==> run a <==
## shuzizhong
module shuzizhong(
    input wire clk1,         
    input wire reset,        
    input wire ah1,          
    input wire am1,          
    input wire alarm1,       
    input wire en,           
    input wire naozhong,     
    output wire [0:6] shi,       
    output wire [0:6] ge,        
    output wire [0:6] min_shi,   
    output wire [0:6] min_ge,    
    output wire [0:6] sec_shi,   
    output wire [0:6] sec_ge,    
    output wire daodian,     
    output wire audio        
);
export LEC_CHECK = 0
export CAP_MARGIN = 10
export CELL_PAD_IN_SITES_DETAIL_PLACEMENT = 1
export CELL_PAD_IN_SITES_GLOBAL_PLACEMENT = 2
export CORE_ASPECT_RATIO = 0.52
export CORE_MARGIN = 2
export CORE_UTILIZATION = 17
export GPL_TIMING_DRIVEN = 1
export MIN_ROUTING_LAYER = met2
export SLEW_MARGIN = 20
create_clock -name core_clock -period 25.0 [get_ports {clk1}]
run.sh (not shown) runs the stock make flow with config.mk's settings and CLKGATE_MAP_FILE=.
==> run b (differences from run a) <==
Settings changed: CELL_PAD_IN_SITES_DETAIL_PLACEMENT 1 to default, CORE_UTILIZATION 17 to 40, GPL_TIMING_DRIVEN 1 to 0.
==> run c (differences from run a) <==
Settings changed: CELL_PAD_IN_SITES_GLOBAL_PLACEMENT 2 to 3, CORE_ASPECT_RATIO 0.52 to 0.67, GPL_ROUTABILITY_DRIVEN from default to 0, MIN_ROUTING_LAYER met2 to met1, SLEW_MARGIN 20 to 40.
==> flow/constraint.sdc (replaced) <==
create_clock -name core_clock -period 12.0 [get_ports {clk1}]
set_input_delay 2.4000 -clock core_clock [delete_from_list [all_inputs] [get_ports {clk1}]]
set_output_delay 2.4000 -clock core_clock [all_outputs]
set_load 0.01 [all_outputs]
==> run d (differences from run a) <==
Settings changed: ABC_AREA from default to 1, CAP_MARGIN 10 to 20, CELL_PAD_IN_SITES_DETAIL_PLACEMENT 1 to default, CELL_PAD_IN_SITES_GLOBAL_PLACEMENT 2 to default, CORE_ASPECT_RATIO 0.52 to default, CORE_UTILIZATION 17 to 65, CTS_CLUSTER_DIAMETER from default to 227, GPL_TIMING_DRIVEN 1 to default, MIN_ROUTING_LAYER met2 to default, PLACE_DENSITY from default to 0.35.
==> flow/constraint.sdc (replaced) <==
create_clock -name core_clock -period 12.3 [get_ports {clk1}]
set_input_delay 2.4600 -clock core_clock [delete_from_list [all_inputs] [get_ports {clk1}]]
set_output_delay 2.4600 -clock core_clock [all_outputs]
set_load 0.01 [all_outputs]
==> Changelog: implementation <==
## Flow update

* Slowest cell on the critical path: o31ai_1
* Met2 wire length at 24.18 mm
* Cells after Synth at 1,847
* Comb area at 10,470 µm²
* Die Y at 217.7 µm
* Post-synthesis cell type count at 99
* Status: no timing/DRC/antenna violations
* Skew final at 0.01600 ns
* R2r startpoint: inst5.note_freq[3]$_DFFE_PP0P_
The numbers above come from run a.

==> Changelog: implementation <==
## Flow update

* Post-Syn Area at 14,930 µm²
* Status: no timing/DRC/antenna violations
* Skew final at 0.01804 ns
* Die Y at 143.3 µm
* Gr ovfl total at 0
* Met2 wire length at 19.47 mm
* Vias in the first global route at 21,610
* R2r startpoint: inst5.note_freq[7]$_DFFE_PP0P_
* Comb area at 10,470 µm²
* Max Freq at 43.08 MHz
The numbers above come from run b.

==> Changelog: implementation <==
## Flow update

* Cells after Synth at 1,847
* Die Y at 246.6 µm
* Slowest cell on the critical path: dfrtp_2
* Comb area at 11,330 µm²
* Layout Check Fail Reasons: setup timing
* Status: finished with violations
* Final WS setup at -2.036 ns
* R2r startpoint: inst5.note_freq[4]$_DFFE_PP0P_
* Post-synthesis cell type count at 99
* # setup viols final at 33
The numbers above come from run c.

==> Changelog: implementation <==
## Flow update

* Status: no timing/DRC/antenna violations
* Met2 wire length at 17.58 mm
* Comb area at 10,070 µm²
* R2r startpoint: inst5.note_freq[5]$_DFFE_PP1P_
* Cells after Synth at 2,306
* Die Y at 157.9 µm
* Slowest cell on the critical path: dfstp_2
* Skew final at 0.01591 ns
* Post-synthesis cell type count at 58
The numbers above come from run d.


========
==> build 94: inputs <==
==> flow/design.v <==
module fp10 #(
    parameter HALF = 100          
)(
    input  wire clk_in,
    input  wire reset,
    output wire tick
);
    reg [22:0] counter;
    reg clk_out;
    always @(posedge clk_in or posedge reset) begin
        if (reset) begin
            counter <= 0;
            clk_out <= 0;
        end
        else if (counter == HALF - 1) begin
            counter <= 0;
            clk_out <= ~clk_out;
        end
        else begin
            counter <= counter + 1;
        end
    end
    assign tick = (counter == HALF - 1) && ~clk_out;
endmodule
module miao10(clk, reset, tick, cout, qout);
input clk, reset, tick;
output cout;
output reg [7:0] qout;
always@(posedge clk or posedge reset) begin
   if (reset)
      qout <= 0;
   else if (tick) begin
      if(qout == 4)
         qout <= 0;
      else
         qout <= qout + 1;
   end
end
assign cout = (qout == 4) ? 1 : 0;
endmodule
module miao(qout,reset,clk,tick,cin,secin1,cout);
input clk,reset,tick,cin;
input [7:0] secin1;
output reg[7:0] qout;
output cout;
always@(posedge clk or posedge reset)
begin
	if(reset) qout<=0;
	else if(tick && cin)
	begin
   if(qout==59) begin qout<=0;end
	        else qout<=qout+1;end
end
assign cout=((qout==59)&&(secin1==4))?1:0;
endmodule
module fen(qout,am,am_fall,reset,clk,tick,cin,cout,nout,secin,secin1,naozhong);
input clk,reset,tick,am,am_fall,cin,naozhong;
input [7:0] secin;
input [7:0] secin1;
output reg[7:0] qout;
output reg[7:0] nout;
output   cout;
always@(posedge clk or posedge reset)
begin
	if(reset) qout<=0;
	else if(tick&&(~naozhong)&&(~am||cin))
	begin
   if(qout==59) begin qout<=0;end
	        else qout<=qout+1;end
end
always@(posedge clk or posedge reset)
begin
	if(reset) nout<=0;
	else if(am_fall&&naozhong)
	begin
	if(nout==59) begin nout<=0;end
		     else nout<=nout+1;end
end
assign cout=((qout==59)&&(secin==59)&&(secin1==4))?1:0;
endmodule
module shi(qout,ah,ah_fall,reset,clk,tick,cin,naozhong,nout);
input clk,reset,tick,ah,ah_fall,cin,naozhong;
output reg[7:0] qout;
output reg[7:0] nout;
always@(posedge clk or posedge reset)
begin
	if(reset) qout<=0;
	else if(tick&&(~naozhong)&&(~ah||cin))
	begin
   if(qout==23) qout<=0;
	        else qout<=qout+1;end
end
always@(posedge clk or posedge reset)
begin
	if(reset) nout<=0;
	else if(ah_fall&&naozhong)
	begin
	if(nout==23) begin nout<=0;end
		     else nout<=nout+1;end
end
endmodule
module alarm(en,clk,tick,reset,cin,set,shi,daodian,min,miao);
input [7:0] shi;
input [7:0] min;
input [7:0] miao;
input reset,cin,clk,tick,en;
output reg[7:0] set;
output daodian;
always@(posedge clk or posedge reset)
begin
	if(reset) set<=0;
	else if(tick)
	begin
		if(set==23)
		set<=0;
		else if(~cin)
		set<=set+1;
	end
end
assign daodian=(en&&(min==8'b0)&&(miao < 10))?1:0;
endmodule
module naozhong(
    input wire [7:0] shi_nao,
    input wire [7:0] shi_date,
    input wire [7:0] fen_nao,
    input wire [7:0] fen_date,
    input wire switch, clk, reset, tick,
    input wire switch_rise,
    output reg audio
);
    reg en_reg;
    reg alarm_enabled;
    always @(posedge clk or posedge reset)
    begin
        if (reset)
            en_reg <= 0;
        else if (tick)
        begin
            if (switch)
            begin
                en_reg <= 1;
            end
            else
                en_reg <= 0;
        end
    end
    always @(posedge clk or posedge reset)
    begin
        if (reset)
            alarm_enabled <= 1;
        else if (switch_rise)
            alarm_enabled <= !alarm_enabled;
    end
    always @(posedge clk or posedge reset)
    begin
        if (reset)
            audio <= 0;
        else if (tick)
        begin
            if (alarm_enabled && en_reg && (shi_nao == shi_date)&&(fen_nao == fen_date))
                audio <= 1;
            else
                audio <= 0;
        end
    end
endmodule
module audio(
    input wire clk,            
    input wire reset,          
    input wire en,             
    output wire pwm_out        
);
    parameter C4 = 261;
    parameter D4 = 293;
    parameter E4 = 329;
    parameter F4 = 349;
    parameter G4 = 392;
    parameter A4 = 440;
    parameter B4 = 493;
    parameter E_DI = 82;
    parameter FS = 93;
    parameter CLK_FREQ = 50000;
    parameter LONG  = 2000;
    parameter SHORT = 1000;
    reg [31:0] counter;
    reg [31:0] pwm_duty_cycle;   
    reg [31:0] note_freq;
    reg [31:0] note_duration_counter;
    reg [3:0] note_index;   
    function [31:0] note_table;
        input [3:0] idx;
        case (idx)
            4'd0:  note_table = D4;
            4'd1:  note_table = G4;
            4'd2:  note_table = B4;
            4'd3:  note_table = G4;
            4'd4:  note_table = A4;
            4'd5:  note_table = D4;
            4'd6:  note_table = E4;
            4'd7:  note_table = B4;
            4'd8:  note_table = G4;
            4'd9:  note_table = E_DI;
            4'd10: note_table = D4;
            4'd11: note_table = B4;
            4'd12: note_table = G4;
            4'd13: note_table = E_DI;
            4'd14: note_table = B4;
            4'd15: note_table = FS;
            default: note_table = B4;
        endcase
    endfunction
    function [31:0] duration_table;
        input [3:0] idx;
        case (idx)
            4'd5, 4'd6: duration_table = SHORT;
            default:    duration_table = LONG;
        endcase
    endfunction
    always @(posedge clk or posedge reset) begin
        if (reset) begin
            counter <= 0;
            pwm_duty_cycle <= 0;
        end else if (en) begin
            if (counter >= CLK_FREQ / note_freq) begin
                counter <= 0;
                pwm_duty_cycle <= ~pwm_duty_cycle;
            end else begin
                counter <= counter + 1;
            end
        end
    end
    always @(posedge clk or posedge reset) begin
        if (reset) begin
            note_index <= 0;
            note_freq <= note_table(4'd0);
            note_duration_counter <= 0;
        end else if (en) begin
            if (note_duration_counter >= duration_table(note_index)) begin
                note_duration_counter <= 0;
                note_index <= (note_index + 1) % 8;   
                note_freq <= note_table(note_index);
            end else begin
                note_duration_counter <= note_duration_counter + 1;
            end
        end
    end
    assign pwm_out = pwm_duty_cycle;
endmodule
module bcd(
	input	[7:0]	bin_in,
	output	[9:0]	bcd_out
    );
reg [3:0] ones;
reg [3:0] tens;
reg [1:0] hundreds;
integer i;
always @(*) begin
	ones 		= 4'd0;
	tens 		= 4'd0;
	hundreds 	= 2'd0;
	for(i = 7; i >= 0; i = i - 1) begin
		if (ones >= 4'd5) 		ones = ones + 4'd3;
		if (tens >= 4'd5) 		tens = tens + 4'd3;
		if (hundreds >= 4'd5)	hundreds = hundreds + 4'd3;
		hundreds = {hundreds[0],tens[3]};
		tens	 = {tens[2:0],ones[3]};
		ones	 = {ones[2:0],bin_in[i]};
	end
end	
assign bcd_out = {hundreds, tens, ones};
endmodule
module display(qin,sig);
input[3:0] qin;
output reg [0:6]sig;
always@(qin)
begin case(qin)
4'd0:sig=7'b0000001;
4'd1:sig=7'b1001111;
4'd2:sig=7'b0010010;
4'd3:sig=7'b0000110;
4'd4:sig=7'b1001100;
4'd5:sig=7'b0100100;
4'd6:sig=7'b0100000;
4'd7:sig=7'b0001111;
4'd8:sig=7'b0000000;
4'd9:sig=7'b0000100;
default:sig=7'b0000001;
endcase
end 
endmodule 
module mux2to1 (
   input wire [7:0] a,    
	input wire [7:0] b, 	 
   input wire sel,  
   output wire [7:0] y   
);
    assign y = (sel) ? a : b;
endmodule
module shuzizhong(
    input wire clk1,         
    input wire reset,        
    input wire ah1,          
    input wire am1,          
    input wire alarm1,       
    input wire en,           
    input wire naozhong,     
    output wire [0:6] shi,       
    output wire [0:6] ge,        
    output wire [0:6] min_shi,   
    output wire [0:6] min_ge,    
    output wire [0:6] sec_shi,   
    output wire [0:6] sec_ge,    
    output wire daodian,     
    output wire audio        
);
    wire tick;               
    wire [7:0] bb, miao1, fen1, shi1, nao_fen, nao_shi, set1;
    wire cout10, cout_miao, cout_fen, ring;
    wire [7:0] y_shi, y_fen, y_miao;
    wire [9:0] out, fen, miao;
    fp10 a(.clk_in(clk1), .reset(reset), .tick(tick));
    reg ah_s, ah, am_s, am, alarm_s, alarm;
    always @(posedge clk1 or posedge reset) begin
        if (reset) begin
            ah_s <= 1; ah <= 1;
            am_s <= 1; am <= 1;
            alarm_s <= 0; alarm <= 0;
        end else if (tick) begin
            ah_s <= ah1; ah <= ah_s;
            am_s <= am1; am <= am_s;
            alarm_s <= alarm1; alarm <= alarm_s;
        end
    end
    wire ah_fall = tick && ah && ~ah_s;
    wire am_fall = tick && am && ~am_s;
    wire alarm_rise = tick && ~alarm && alarm_s;
    miao10 inst16(.clk(clk1), .reset(reset), .tick(tick), .cout(cout10), .qout(bb));
    miao inst20(.qout(miao1), .reset(reset), .clk(clk1), .tick(tick), .cin(cout10),
                .secin1(bb), .cout(cout_miao));
    fen inst24(.qout(fen1), .am(am), .am_fall(am_fall), .reset(reset), .clk(clk1), .tick(tick),
               .cin(cout_miao), .cout(cout_fen), .nout(nao_fen), .secin(miao1), .secin1(bb),
               .naozhong(naozhong));
    shi inst19(.qout(shi1), .ah(ah), .ah_fall(ah_fall), .reset(reset), .clk(clk1), .tick(tick),
               .cin(cout_fen), .naozhong(naozhong), .nout(nao_shi));
    alarm inst3(.en(en), .clk(clk1), .tick(tick), .reset(reset), .cin(alarm), .set(set1),
                .shi(shi1), .daodian(daodian), .min(fen1), .miao(miao1));
    naozhong inst6(.shi_nao(nao_shi), .shi_date(shi1), .fen_nao(nao_fen), .fen_date(fen1),
                   .switch(alarm), .clk(clk1), .reset(reset), .tick(tick),
                   .switch_rise(alarm_rise), .audio(ring));
    audio inst5(.clk(clk1), .reset(reset), .en(ring), .pwm_out(audio));
    mux2to1 nn(.a(nao_shi), .b(shi1), .sel(naozhong), .y(y_shi));
    mux2to1 mm(.a(nao_fen), .b(fen1), .sel(naozhong), .y(y_fen));
    mux2to1 jj(.a(8'd0), .b(miao1), .sel(naozhong), .y(y_miao));
    bcd inst4(.bin_in(y_shi), .bcd_out(out));
    bcd inst(.bin_in(y_fen), .bcd_out(fen));
    bcd inst9(.bin_in(y_miao), .bcd_out(miao));
    display inst1(.qin(out[7:4]), .sig(shi));
    display inst2(.qin(out[3:0]), .sig(ge));
    display inst10(.qin(fen[7:4]), .sig(min_shi));
    display inst11(.qin(fen[3:0]), .sig(min_ge));
    display inst12(.qin(miao[7:4]), .sig(sec_shi));
    display inst13(.qin(miao[3:0]), .sig(sec_ge));
endmodule
==> flow/run.sh <==
#!/bin/bash
# the make line also repeats each setting of config.mk as NAME=value (left out here)
make -C /OpenROAD-flow-scripts/flow DESIGN_CONFIG=/design/flow/config.mk WORK_HOME=/design/flow/orfs CLKGATE_MAP_FILE= finish
==> flow/config.mk <==
export PLATFORM = sky130hd
export DESIGN_NAME = shuzizhong
export DESIGN_NICKNAME = shuzizhong
export VERILOG_FILES = /design/flow/design.v
export SDC_FILE = /design/flow/constraint.sdc
export NUM_CORES = 4
export LEC_CHECK = 0
export CAP_MARGIN = 35
export CELL_PAD_IN_SITES_DETAIL_PLACEMENT = 2
export CELL_PAD_IN_SITES_GLOBAL_PLACEMENT = 2
export CORE_MARGIN = 2
export CORE_UTILIZATION = 49
export CTS_CLUSTER_DIAMETER = 394
export CTS_CLUSTER_SIZE = 25
export GPL_TIMING_DRIVEN = 1
export SLEW_MARGIN = 10
export TNS_END_PERCENT = 10
==> flow/constraint.sdc <==
create_clock -name core_clock -period 22.4 [get_ports {clk1}]
set_input_delay 4.4800 -clock core_clock [delete_from_list [all_inputs] [get_ports {clk1}]]
set_output_delay 4.4800 -clock core_clock [all_outputs]
set_load 0.01 [all_outputs]
==> trial 27: changes against build 94 <==
==> flow/config.mk (replaced) <==
export PLATFORM = sky130hd
export DESIGN_NAME = shuzizhong
export DESIGN_NICKNAME = shuzizhong
export VERILOG_FILES = /design/flow/design.v
export SDC_FILE = /design/flow/constraint.sdc
export NUM_CORES = 4
export LEC_CHECK = 0
export ABC_AREA = 1
export CAP_MARGIN = 20
export CORE_MARGIN = 2
export CORE_UTILIZATION = 62
export CTS_CLUSTER_SIZE = 95
export SLEW_MARGIN = 20
==> flow/constraint.sdc (replaced) <==
create_clock -name core_clock -period 11.2 [get_ports {clk1}]
set_input_delay 2.2400 -clock core_clock [delete_from_list [all_inputs] [get_ports {clk1}]]
set_output_delay 2.2400 -clock core_clock [all_outputs]
set_load 0.01 [all_outputs]
==> build 80: changes against build 94 <==
==> flow/config.mk (replaced) <==
export PLATFORM = sky130hd
export DESIGN_NAME = shuzizhong
export DESIGN_NICKNAME = shuzizhong
export VERILOG_FILES = /design/flow/design.v
export SDC_FILE = /design/flow/constraint.sdc
export NUM_CORES = 4
export LEC_CHECK = 0
export ABC_AREA = 1
export CAP_MARGIN = 20
export CORE_MARGIN = 2
export CORE_UTILIZATION = 68
export CTS_CLUSTER_DIAMETER = 367
export CTS_CLUSTER_SIZE = 99
export SETUP_SLACK_MARGIN = 3.1
export SLEW_MARGIN = 20
==> flow/constraint.sdc (replaced) <==
create_clock -name core_clock -period 12.7 [get_ports {clk1}]
set_input_delay 2.5400 -clock core_clock [delete_from_list [all_inputs] [get_ports {clk1}]]
set_output_delay 2.5400 -clock core_clock [all_outputs]
set_load 0.01 [all_outputs]
==> build 92: changes against build 94 <==
==> flow/config.mk (replaced) <==
export PLATFORM = sky130hd
export DESIGN_NAME = shuzizhong
export DESIGN_NICKNAME = shuzizhong
export VERILOG_FILES = /design/flow/design.v
export SDC_FILE = /design/flow/constraint.sdc
export NUM_CORES = 4
export LEC_CHECK = 0
export ABC_AREA = 1
export CAP_MARGIN = 20
export CORE_MARGIN = 2
export CORE_UTILIZATION = 65
export CTS_CLUSTER_DIAMETER = 205
export PLACE_DENSITY = 0.35
export SLEW_MARGIN = 20
==> flow/constraint.sdc (replaced) <==
create_clock -name core_clock -period 12.3 [get_ports {clk1}]
set_input_delay 2.4600 -clock core_clock [delete_from_list [all_inputs] [get_ports {clk1}]]
set_output_delay 2.4600 -clock core_clock [all_outputs]
set_load 0.01 [all_outputs]
==> reports/qor.yml <==
logic_synthesis:
  ys_types: 58
  synth-adder-area-share_pct: 11.8
  common_cells: "487 x nand2_1, 446 x inv_1, 255 x nor2_1"
  top_cell_area_share_pct: 24.1
  synth-cells-yosys: 2306
  area_leaders: "dfrtp_1 24%, nand2_1 12%, ha_1 12%"
floorplanning:
  die_y_microns: 154
  chip_area_sq_um: 23900
  row_count: 55
  dieWidth_microns: 154
outcome:
  lastStage: "5_1_grt"
  status: "did not finish"
  toolErrorMsg: "[ERROR GRT-0232] Routing congestion too high. Check the congestion heatmap in the GUI."
# the run above: build 80

==> reports/qor.yml <==
logic_synthesis:
  area_leaders: "dfrtp_1 24%, nand2_1 12%, ha_1 12%"
  top_cell_area_share_pct: 24.1
  synth-cells-yosys: 2306
  common_cells: "487 x nand2_1, 446 x inv_1, 255 x nor2_1"
  ys_types: 58
outcome:
  status: "finished clean"
floorplanning:
  die_y_microns: 158
# the run above: build 92

==> reports/qor.yml <==
timing:
  worst_slack_ns: -0.302
  finalSetupViolations: 10
outcome:
  violations: "setup timing"
  status: "failed layout checks"
logic_synthesis:
  synth-adder-area-share_pct: 11.8
floorplanning:
  row_count: 57
# the run above: trial 27

==> reports/qor.yml <==
logic_synthesis:
  synth-cells-yosys: 1847
  common_cells: "194 x nor2_1, 190 x nand2_1, 148 x dfrtp_1"
  area_leaders: "dfrtp_1 25%, ha_1 12%, xnor2_1 6.0%"
  ys_types: 99
  synth-adder-area-share_pct: 12.3
  top_cell_area_share_pct: 24.8
floorplanning:
  row_count: 63
  dieWidth_microns: 179
  chip_area_sq_um: 31900
outcome:
  toolErrorMsg: "[ERROR DPL-0033] detailed placement checks failed during check placement."
  lastStage: "3_5_place_dp"
  status: "did not finish"
# the run above: build 94

